==> inputs of run D <==
==> flow/design.v <==
module AudioADC
(
input rst,  
input AUD_BCLK,  
input AUD_ADCLRCK,  
input AUD_ADCDAT,  
output reg done,
output reg [31:0]digital_signal_out
);
parameter START = 3'd0, RECIEVE = 3'd1, DONE = 3'd2, ERROR = 3'd3;
reg [2:0]S, NS;
reg [4:0]bits_left;
reg [31:0]temp_data;
always @(posedge AUD_BCLK or negedge rst)
begin
	if(rst == 1'b0)
		S <= START;
	else
		S <= NS;
end
always @ (posedge AUD_BCLK or negedge rst)
begin
	if(rst == 0)
	begin
		done <= 1'b0;
		bits_left <= 5'd31;
		digital_signal_out <= 31'd0;
	end
	else		
		case(S)
			START: 
			begin
				done <= 1'b0;
				bits_left <= 5'd31;
			end
			RECIEVE:
			begin
				bits_left <= bits_left - 5'd1;
				temp_data[bits_left] <= AUD_ADCDAT;
			end	
			DONE:
			begin
				done <= 1'b1;
				bits_left <= 5'd31;			
				digital_signal_out <= temp_data;
			end	
		endcase
end
always @ (*)
begin
	case (S)
		START:
		begin
			if(AUD_ADCLRCK == 1'd1)
				NS = RECIEVE;
			else
				NS = START;
		end
		RECIEVE:
		begin
			if(bits_left == 5'd0)
				NS = DONE;
			else
				NS = RECIEVE;
		end
		DONE: NS = START;
		ERROR: NS = ERROR;
		default: NS = ERROR;
	endcase
end
endmodule
module AudioDAC
(
input rst,
input AUD_BCLK,  
input AUD_DACLRCK,  
input [31:0]digital_signal_in,
output reg done,
output reg AUD_DACDAT  
);
parameter START = 3'd0, SEND = 3'd1, DONE = 3'd2, ERROR = 3'd3;
reg [2:0]S, NS;
reg [4:0]bits_left;
reg [31:0]temp_data;
always @(posedge AUD_BCLK or negedge rst)
begin
	if(rst == 1'b0)
		S <= START;
	else
		S <= NS;
end
always @ (posedge AUD_BCLK or negedge rst)
begin
	if(rst == 0)
		begin
			done <= 1'b0;
			bits_left <= 5'd31;
			temp_data <= 32'd0;
		end
	else
		case(S)
			START:
			begin
				done <= 1'b0;
				bits_left <= 5'd31;
				temp_data <= digital_signal_in;
			end
			SEND: bits_left <= bits_left - 5'd1;
			DONE:
			begin
				done <= 1'b1;				
				bits_left <= 5'd31;
			end
		endcase
end
always @ (*)
begin
	AUD_DACDAT = temp_data[bits_left];
	case (S)
		START:
		begin
			if(AUD_DACLRCK == 1)
				NS = SEND;
			else
				NS = START;	
		end
		SEND:
		begin
			if(bits_left == 5'd0)
				NS = DONE;
			else
				NS = SEND;
		end
		DONE: NS = START;
		ERROR: NS = ERROR;
		default: NS = ERROR;
	endcase
end
endmodule
module LowPassFilter
(
input rst,
input AUDIO_CLK, 
input AUD_DACLRCK, 
input [31:0]currentADCData,
output reg [31:0]lowPassFilterOutput
);
reg [31:0]lastAudioIn;
reg [31:0]lastOutput;
wire signed [31:0]leftAudio = {{16{currentADCData[31]}}, currentADCData[31:16]};
wire signed [31:0]leftLastOutput = {{16{lastOutput[31]}}, lastOutput[31:16]};
reg signed [31:0]leftResult;
wire signed [31:0]rightAudio = { {16{currentADCData[15]}}, currentADCData[15:0]};
wire signed [31:0]rightLastOutput = {{16{lastOutput[15]}}, lastOutput[15:0]};
reg signed [31:0]rightResult;
always @ (*)
begin
	leftResult = (($signed(32'd16) * $signed(leftAudio)) / $signed(32'd141)) + (($signed(32'd125) * $signed(leftLastOutput)) / $signed(32'd141));
	rightResult = (($signed(32'd16) * $signed(rightAudio)) / $signed(32'd141)) + (($signed(32'd125) * $signed(rightLastOutput)) / $signed(32'd141));
	lowPassFilterOutput[31:16] = leftResult[15:0];
	lowPassFilterOutput[15:0] =  rightResult[15:0];
end
always @ (posedge AUDIO_CLK or negedge rst)
begin	
	if(rst == 0)
		lastOutput <= 32'd0;
	else 
		if(AUD_DACLRCK == 1'b1)
			lastOutput <= lowPassFilterOutput;
end
endmodule
module HighPassFilter
(
input rst,
input AUDIO_CLK, 
input AUD_DACLRCK,  
input [31:0]currentADCData,
output reg [31:0]highPassFilterOutput
);
reg [31:0]lastAudioIn;
reg [31:0]lastOutput;
wire signed [31:0]leftAudio = {{16{currentADCData[31]}}, currentADCData[31:16]};
wire signed [31:0]leftLastOutput = {{16{lastOutput[31]}}, lastOutput[31:16]};
wire signed [31:0]leftLastInput = { {16{lastAudioIn[31]}}, lastAudioIn[31:16]};
reg signed [31:0]leftResult;
wire signed [31:0]rightAudio = {{16{currentADCData[15]}}, currentADCData[15:0]};
wire signed [31:0]rightLastOutput = {{16{lastOutput[15]}}, lastOutput[15:0]};
wire signed [31:0]rightLastInput = {{16{lastAudioIn[15]}}, lastAudioIn[15:0]};
reg signed [31:0]rightResult;
always @ (*)
begin
	leftResult = (($signed(32'd16) * ($signed(leftLastOutput) + $signed(leftAudio) - $signed(leftLastInput))) / $signed(32'd141));
	rightResult = (($signed(32'd16) * ($signed(rightLastOutput) + $signed(rightAudio) - $signed(rightLastInput))) / $signed(32'd141));
	highPassFilterOutput[31:16] = leftResult[15:0];
	highPassFilterOutput[15:0] =  rightResult[15:0];
end
always @ (posedge AUDIO_CLK or negedge rst)
begin	
	if(rst == 0)
	begin
		lastOutput <= 32'd0;
		lastAudioIn <= 32'd0;
	end
	else 
		if(AUD_DACLRCK == 1'b1)
		begin
			lastOutput <= highPassFilterOutput;
			lastAudioIn <= currentADCData;
		end
end
endmodule
module EchoFilter
(
input rst,
input AUDIO_CLK, 
input AUD_DACLRCK, 
input [31:0]currentADCData,
output reg [31:0]echoFilterOutput
);
reg [31:0]lastAudioIn;
wire signed [31:0]leftAudio = {{16{currentADCData[31]}}, currentADCData[31:16]};
wire signed [31:0]leftLastInput = {{16{lastAudioIn[31]}}, lastAudioIn[31:16]};
reg signed [31:0]leftResult;
wire signed [31:0]rightAudio = {{16{currentADCData[15]}}, currentADCData[15:0]};
wire signed [31:0]rightLastInput = {{16{lastAudioIn[15]}}, lastAudioIn[15:0]};
reg signed [31:0]rightResult;
always @ (*)
begin
	leftResult = (($signed(32'd3) * $signed(leftLastInput)) / $signed(32'd4)) + $signed(leftAudio) ;
	rightResult = (($signed(32'd3) * $signed(rightLastInput)) / $signed(32'd4)) + $signed(rightAudio);
	echoFilterOutput[31:16] = leftResult[15:0];
	echoFilterOutput[15:0] =  rightResult[15:0];
end
always @ (posedge AUDIO_CLK or negedge rst)
begin	
	if(rst == 0)
		lastAudioIn <= 32'd0;
	else 
		if(AUD_DACLRCK == 1'b1)
			lastAudioIn <= currentADCData;
end
endmodule
module audio_core
(
	input AUD_BCLK,
	input rst,
	input [2:0]SW,
	input AUD_ADCLRCK,
	input AUD_ADCDAT,
	input AUD_DACLRCK,
	output AUD_DACDAT
);
wire DACDone;
wire ADCDone;
wire [31:0]currentADCData;
reg [31:0]currentDACData;
AudioDAC myDAC(
	rst,  
	AUD_BCLK,  
	AUD_DACLRCK,  
	currentDACData,  
	DACDone,  
	AUD_DACDAT  
);
AudioADC myADC(
	rst,  
	AUD_BCLK,  
	AUD_ADCLRCK,  
	AUD_ADCDAT,  
	ADCDone,  
	currentADCData  
);
wire [31:0]lowPassFilterOutput;
LowPassFilter lowpass(rst, AUD_BCLK, AUD_DACLRCK, currentADCData, lowPassFilterOutput);
wire [31:0]highPassFilterOutput;
HighPassFilter highpass(rst, AUD_BCLK, AUD_DACLRCK, currentADCData, highPassFilterOutput);
wire [31:0]echoFilterOutput;
EchoFilter echo(rst, AUD_BCLK, AUD_DACLRCK, currentADCData, echoFilterOutput);
always @(*)
begin
	case({SW[2], SW[1], SW[0]})
		3'b001: currentDACData = lowPassFilterOutput; 
		3'b010: currentDACData = highPassFilterOutput; 
		3'b100: currentDACData = echoFilterOutput; 
		default: currentDACData = currentADCData;
	endcase
end
endmodule
==> flow/run.sh <==
#!/bin/bash
# the make line also repeats each setting of config.mk as NAME=value (left out here)
make -C /OpenROAD-flow-scripts/flow DESIGN_CONFIG=/design/flow/config.mk WORK_HOME=/design/flow/orfs CLKGATE_MAP_FILE= finish
==> flow/config.mk <==
export PLATFORM = sky130hd
export DESIGN_NAME = audio_core
export DESIGN_NICKNAME = audio_core
export VERILOG_FILES = /design/flow/design.v
export SDC_FILE = /design/flow/constraint.sdc
export NUM_CORES = 4
export LEC_CHECK = 0
export ABC_AREA = 1
export CAP_MARGIN = 20
export CELL_PAD_IN_SITES_DETAIL_PLACEMENT = 2
export CORE_ASPECT_RATIO = 0.81
export CORE_MARGIN = 4
export CORE_UTILIZATION = 69
export CTS_CLUSTER_SIZE = 77
export GPL_ROUTABILITY_DRIVEN = 0
export GPL_TIMING_DRIVEN = 0
export MAX_ROUTING_LAYER = met4
export MIN_ROUTING_LAYER = met2
export PLACE_DENSITY_LB_ADDON = 0.25
export SETUP_SLACK_MARGIN = -2.0
export SLEW_MARGIN = 40
==> flow/constraint.sdc <==
create_clock -name core_clock -period 36.2 [get_ports {AUD_BCLK}]
set_input_delay 7.2400 -clock core_clock [delete_from_list [all_inputs] [get_ports {AUD_BCLK}]]
set_output_delay 7.2400 -clock core_clock [all_outputs]
set_load 0.01 [all_outputs]
==> inputs of run P, as changes to run D <==
- CELL_PAD_IN_SITES_DETAIL_PLACEMENT: 2 -> 0
- CORE_ASPECT_RATIO: 0.81 -> 1.17
- CORE_MARGIN: 4 -> 2
- CORE_UTILIZATION: 69 -> 57
- CTS_CLUSTER_DIAMETER: not set -> 206
- CTS_CLUSTER_SIZE: 77 -> not set
- GPL_ROUTABILITY_DRIVEN: 0 -> not set
- GPL_TIMING_DRIVEN: 0 -> not set
- HOLD_SLACK_MARGIN: not set -> 0.02
- MAX_ROUTING_LAYER: met4 -> not set
- MIN_ROUTING_LAYER: met2 -> not set
- PLACE_DENSITY_LB_ADDON: 0.25 -> not set
- SETUP_SLACK_MARGIN: -2.0 -> -1.12
- SLEW_MARGIN: 40 -> 35
- TNS_END_PERCENT: not set -> 40
==> flow/constraint.sdc (replaced) <==
create_clock -name core_clock -period 21.3 [get_ports {AUD_BCLK}]
set_input_delay 4.2600 -clock core_clock [delete_from_list [all_inputs] [get_ports {AUD_BCLK}]]
set_output_delay 4.2600 -clock core_clock [all_outputs]
set_load 0.01 [all_outputs]
==> inputs of run Z, as changes to run D <==
- CELL_PAD_IN_SITES_DETAIL_PLACEMENT: 2 -> not set
- CORE_ASPECT_RATIO: 0.81 -> not set
- CORE_MARGIN: 4 -> 2
- CTS_CLUSTER_SIZE: 77 -> not set
- GPL_ROUTABILITY_DRIVEN: 0 -> not set
- GPL_TIMING_DRIVEN: 0 -> not set
- MAX_ROUTING_LAYER: met4 -> not set
- MIN_ROUTING_LAYER: met2 -> not set
- PLACE_DENSITY_LB_ADDON: 0.25 -> not set
- SETUP_SLACK_MARGIN: -2.0 -> not set
- SLEW_MARGIN: 40 -> 20
==> flow/constraint.sdc (replaced) <==
create_clock -name core_clock -period 28.1 [get_ports {AUD_BCLK}]
set_input_delay 5.6200 -clock core_clock [delete_from_list [all_inputs] [get_ports {AUD_BCLK}]]
set_output_delay 5.6200 -clock core_clock [all_outputs]
set_load 0.01 [all_outputs]
==> results <==
item                                                                                           run D                run Z                run P
GR met2 Demand/Resource                                                                            -                0.583                0.534
Final HPWL DP                                                                                      -           105,000 um           113,000 um
Number of cells upsized or downsized after cts                                                     -                    0                    0
Instance area at placement                                                                         -          50,400 um^2          52,200 um^2
Setup slack on the worst flop-to-flop path                                                         -              6110 ps              1040 ps
Worst Min Path Start                                                                               -           myDAC.S[2]           myDAC.S[2]
Number of antenna violations at the first check in global routing                                  -                    1                    4
Number of warnings in the stage logs                                                               -                   60                   58
Worst Hold Depth                                                                                   -                    1                    1
Global-route wire length before repair                                                             -           214,000 um           225,000 um
Non-clock buffer count                                                                             -                   25                  239
Num rows                                                                                          88                   98                  117
Category of the most critical setup path                                                           -              reg2reg              reg2reg
RSZ-0062 raised after global routing                                                               -                false                 true
Crit start category                                                                                -             register             register
Crit path required time                                                                            -            28,530 ps            21,720 ps
Worst R2R End                                                                                      -  myDAC.temp_data[31]  myDAC.temp_data[30]
Die span in y                                                                                 250 um               273 um               324 um
Total stage count of the critical path                                                             -                  153                  151
Clock sink total                                                                                   -                  208                  208
Cell class ranked first by area                                                                    -  combinational gates  combinational gates
Maximum net fanout on the critical path                                                            -                   36                   36
Result of the run                                                                     did not finish  timing/DRC/antenna clean  timing/DRC/antenna clean
Stage where the flow stopped                                       detailed placement (3_5_place_dp)                    -                    -
